==> run a <==
==> flow/design.v <==
`timescale 1ns / 1ps
module get_conv_target_angle(
input signed [19:0] target_angle,
output reg signed [19:0] target_angle_conv,
output reg [2:0] quadrant_loc
    );
  always@(*)
    begin
        if ((target_angle >{16'd90,4'd0}) && (target_angle <= {16'd180,4'd0})) target_angle_conv = target_angle - {16'd90,4'd0};
        else if ((target_angle >{16'd180,4'd0}) && (target_angle <= {16'd270,4'd0})) target_angle_conv = target_angle - {16'd180,4'd0};
        else if ((target_angle > {16'd270,4'd0}) && (target_angle <= {16'd360,4'd0})) target_angle_conv = target_angle - {16'd360,4'd0};
        else target_angle_conv = target_angle;
    end 
  always@(*)
    begin
        if ((target_angle >{16'd90,4'd0}) && (target_angle <= {16'd180,4'd0})) quadrant_loc = 3'd2;
        else if ((target_angle >{16'd180,4'd0}) && (target_angle <= {16'd270,4'd0})) quadrant_loc = 3'd3;
        else if ((target_angle > {16'd270,4'd0}) && (target_angle <= {16'd360,4'd0})) quadrant_loc = 3'd4;
        else quadrant_loc = 3'd1;
    end    
endmodule
`timescale 1ns / 1ps
module output_mapping(
input signed [19:0] x, 
input signed [19:0] y,
input [2:0] quadrant_loc,
output reg signed [19:0] x_res,
output reg signed [19:0] y_res
    );
always@(*)
    begin
        if (quadrant_loc == 3'd2) x_res = -y;
        else if (quadrant_loc == 3'd3) x_res = -x;
        else  x_res = x; 
    end
 always@(*)
   begin
     if (quadrant_loc == 3'd2)       y_res = x;
     else if (quadrant_loc == 3'd3)  y_res = -y;
     else                            y_res = y; 
   end
endmodule
`timescale 1ns / 1ps
module cordic_sin_cos(clk,rst,target_angle,x_res,y_res);
 input clk,rst;   
 input signed [19:0] target_angle;    
 output reg signed [19:0] x_res;  
 output reg signed [19:0] y_res;  
 wire signed [19:0] x_res_comb;  
 wire signed [19:0] y_res_comb;  
 reg signed [19:0] x [9:0];   
 reg signed [19:0] y [9:0];   
 wire signed[19:0] arc_tan [8:0];   
 reg  signed[19:0] z[8:0];   
 reg  d[8:0];  
 wire signed [19:0] target_angle_conv;   
 wire [2:0] quadrant_loc;  
 assign arc_tan[0] = {{6{1'b0}},10'b0000101101,4'b0000};    
 assign arc_tan[1] = {{6{1'b0}},10'b0000011010,4'b1001};    
 assign arc_tan[2] = {{6{1'b0}},10'b0000001110,4'b0000};    
 assign arc_tan[3] = {{6{1'b0}},10'b0000000111,4'b0010};    
 assign arc_tan[4] = {{6{1'b0}},10'b0000000011,4'b1001};    
 assign arc_tan[5] = {{6{1'b0}},10'b0000000001,4'b1100};    
 assign arc_tan[6] = {{6{1'b0}},10'b0000000000,4'b1110};    
 assign arc_tan[7] = {{6{1'b0}},10'b0000000000,4'b0111};    
 assign arc_tan[8] = {{6{1'b0}},10'b0000000000,4'b0011};    
 get_conv_target_angle conv_angle(.target_angle(target_angle),.target_angle_conv(target_angle_conv),.quadrant_loc(quadrant_loc));
 output_mapping out_map(.x(x[9][19:0]),.y(y[9][19:0]),.quadrant_loc(quadrant_loc),.x_res(x_res_comb),.y_res(y_res_comb));
 always@(posedge clk)
  begin
    if (rst == 0)
       begin
         x_res [19:0]     <= 20'b0;
         y_res [19:0]     <= 20'b0;  
       end 
    else 
       begin
         x_res [19:0] <= x_res_comb;
         y_res [19:0] <= y_res_comb;
       end
  end
 always@(*)
   begin
      x[0] = 20'b00001001101101110001;  
      y[0] = 20'b00000000000000000000;  
      z[0] = target_angle_conv;  
      d[0] = (z[0][19] == 0) ? 1 : 0;   
   end
 always@(*)
   begin
     x[1] = (d[0] == 1) ? (x[0] - y[0]) : (x[0]+y[0]);
     y[1] = (d[0] == 1) ? (y[0] + x[0]) : (y[0]-x[0]);
     z[1] = (d[0] == 1) ? (z[0] - arc_tan[0]) : (z[0]+arc_tan[0]);
     d[1] = (z[1][19] == 0) ? 1 : 0;
     x[2] = (d[1] == 1) ? (x[1] - (y[1]>>>1)) : (x[1]+(y[1]>>>1));
     y[2] = (d[1] == 1) ? (y[1] + (x[1]>>>1)) : (y[1]-(x[1]>>>1));
     z[2] = (d[1] == 1) ? (z[1] - arc_tan[1]) : (z[1]+arc_tan[1]);
     d[2] = (z[2][19] == 0) ? 1 : 0;   
     x[3] = (d[2] == 1) ? (x[2] - (y[2]>>>2)) : (x[2]+(y[2]>>>2));
     y[3] = (d[2] == 1) ? (y[2] + (x[2]>>>2)) : (y[2]-(x[2]>>>2));
     z[3] = (d[2] == 1) ? (z[2] - arc_tan[2]) : (z[2]+arc_tan[2]);
     d[3] = (z[3][19] == 0) ? 1 : 0; 
     x[4] = (d[3] == 1) ? (x[3] - (y[3]>>>3)) : (x[3]+(y[3]>>>3));
     y[4] = (d[3] == 1) ? (y[3] + (x[3]>>>3)) : (y[3]-(x[3]>>>3));
     z[4] = (d[3] == 1) ? (z[3] - arc_tan[3]) : (z[3]+arc_tan[3]);
     d[4] = (z[4][19] == 0) ? 1 : 0; 
     x[5] = (d[4] == 1) ? (x[4] - (y[4]>>>4)) : (x[4]+(y[4]>>>4));
     y[5] = (d[4] == 1) ? (y[4] + (x[4]>>>4)) : (y[4]-(x[4]>>>4));
     z[5] = (d[4] == 1) ? (z[4] - arc_tan[4]) : (z[4]+arc_tan[4]);
     d[5] = (z[5][19] == 0) ? 1 : 0; 
     x[6] = (d[5] == 1) ? (x[5] - (y[5]>>>5)) : (x[5]+(y[5]>>>5));
     y[6] = (d[5] == 1) ? (y[5] + (x[5]>>>5)) : (y[5]-(x[5]>>>5));
     z[6] = (d[5] == 1) ? (z[5] - arc_tan[5]) : (z[5]+arc_tan[5]);
     d[6] = (z[6][19] == 0) ? 1 : 0; 
     x[7] = (d[6] == 1) ? (x[6] - (y[6]>>>6)) : (x[6]+(y[6]>>>6));
     y[7] = (d[6] == 1) ? (y[6] + (x[6]>>>6)) : (y[6]-(x[6]>>>6));
     z[7] = (d[6] == 1) ? (z[6] - arc_tan[6]) : (z[6]+arc_tan[6]);
     d[7] = (z[7][19] == 0) ? 1 : 0; 
     x[8] = (d[7] == 1) ? (x[7] - (y[7]>>>7)) : (x[7]+(y[7]>>>7));
     y[8] = (d[7] == 1) ? (y[7] + (x[7]>>>7)) : (y[7]-(x[7]>>>7));
     z[8] = (d[7] == 1) ? (z[7] - arc_tan[7]) : (z[7]+arc_tan[7]);
     d[8] = (z[8][19] == 0) ? 1 : 0; 
     x[9] = (d[8] == 1) ? (x[8] - (y[8]>>>8)) : (x[8]+(y[8]>>>8));
     y[9] = (d[8] == 1) ? (y[8] + (x[8]>>>8)) : (y[8]-(x[8]>>>8));
     z[9] = (d[8] == 1) ? (z[8] - arc_tan[8]) : (z[8]+arc_tan[8]);
     d[9] = (z[9][19] == 0) ? 1 : 0; 
   end
endmodule
==> flow/run.sh <==
#!/bin/bash
# the make line also repeats each setting of config.mk as NAME=value (left out here)
make -C /OpenROAD-flow-scripts/flow DESIGN_CONFIG=/design/flow/config.mk WORK_HOME=/design/flow/orfs CLKGATE_MAP_FILE= finish
==> flow/config.mk <==
export PLATFORM = sky130hd
export DESIGN_NAME = cordic_sin_cos
export DESIGN_NICKNAME = cordic_sin_cos
export VERILOG_FILES = /design/flow/design.v
export SDC_FILE = /design/flow/constraint.sdc
export NUM_CORES = 4
export LEC_CHECK = 0
export CAP_MARGIN = 35
export CELL_PAD_IN_SITES_DETAIL_PLACEMENT = 2
export CELL_PAD_IN_SITES_GLOBAL_PLACEMENT = 2
export CORE_MARGIN = 2
export CORE_UTILIZATION = 37
export CTS_CLUSTER_DIAMETER = 136
export GPL_TIMING_DRIVEN = 0
export MIN_ROUTING_LAYER = met2
export PLACE_DENSITY_LB_ADDON = 0.21
export SETUP_SLACK_MARGIN = 0.31
export SLEW_MARGIN = 30
export TNS_END_PERCENT = 80
==> flow/constraint.sdc <==
create_clock -name core_clock -period 44.8 [get_ports {clk}]
set_input_delay 8.9600 -clock core_clock [delete_from_list [all_inputs] [get_ports {clk}]]
set_output_delay 8.9600 -clock core_clock [all_outputs]
set_load 0.01 [all_outputs]
==> inputs of run b, as changes to run a <==
CAP_MARGIN = 20   (was 35)
CELL_PAD_IN_SITES_DETAIL_PLACEMENT = default   (was 2)
CELL_PAD_IN_SITES_GLOBAL_PLACEMENT = default   (was 2)
CORE_UTILIZATION = 65   (was 37)
CTS_CLUSTER_DIAMETER = default   (was 136)
GPL_TIMING_DRIVEN = default   (was 0)
MIN_ROUTING_LAYER = default   (was met2)
PLACE_DENSITY_LB_ADDON = default   (was 0.21)
SETUP_SLACK_MARGIN = default   (was 0.31)
SLEW_MARGIN = 20   (was 30)
TNS_END_PERCENT = default   (was 80)
==> flow/constraint.sdc (replaced) <==
create_clock -name core_clock -period 27.5 [get_ports {clk}]
set_input_delay 5.5000 -clock core_clock [delete_from_list [all_inputs] [get_ports {clk}]]
set_output_delay 5.5000 -clock core_clock [all_outputs]
set_load 0.01 [all_outputs]
==> qor summary <==
quantity                                                                                  run a                           run b
Run status                                                             timing/DRC/antenna clean       aborted with a tool error
Failing step                                                                                  -  clock tree synthesis (4_1_cts)
Number of buffers added on ports                                                             59                              61
Final HPWL DP                                                                          75200 um                        69000 um
Distinct cell type count after synthesis                                                     97                              97
Core utilization before placement                                                         37.4%                           65.6%
Placed cell areas                                                                   24200 sq um                     30900 sq um
Last weighted congestion value of the routability-driven placer                           0.998                            1.03
Xor-xnor portion of the synthesized cell area                                             18.5%                           18.5%
Area of the core                                                                    60400 sq um                     34400 sq um
Dominant register cell in the synthesized netlist                      sky130_fd_sc_hd__dfxtp_1        sky130_fd_sc_hd__dfxtp_1
Die Outline Area                                                                    63000 sq um                     36200 sq um
Total instance count after detailed placement                                              3956                            4474
Top cell type's share of synthesized area                                                 22.6%                           22.6%
Most frequent cell after synthesis                                        sky130_fd_sc_hd__ha_1           sky130_fd_sc_hd__ha_1
Count of standard-cell rows                                                                  90                              68
Chip height                                                                              251 um                          190 um
Share of flip-flops with an asynchronous set or reset after synthesis                        0%                              0%
Top-level I/O count                                                                          62                              62
Per-instance average area after synthesis                                            7.25 sq um                      7.25 sq um
Worst Setup Slack post-DPL                                                             -1.59 ns                        -2.03 ns
Width of the die                                                                         251 um                          190 um
Post-Synth AOI/OAI Area                                                                   28.2%                           28.2%
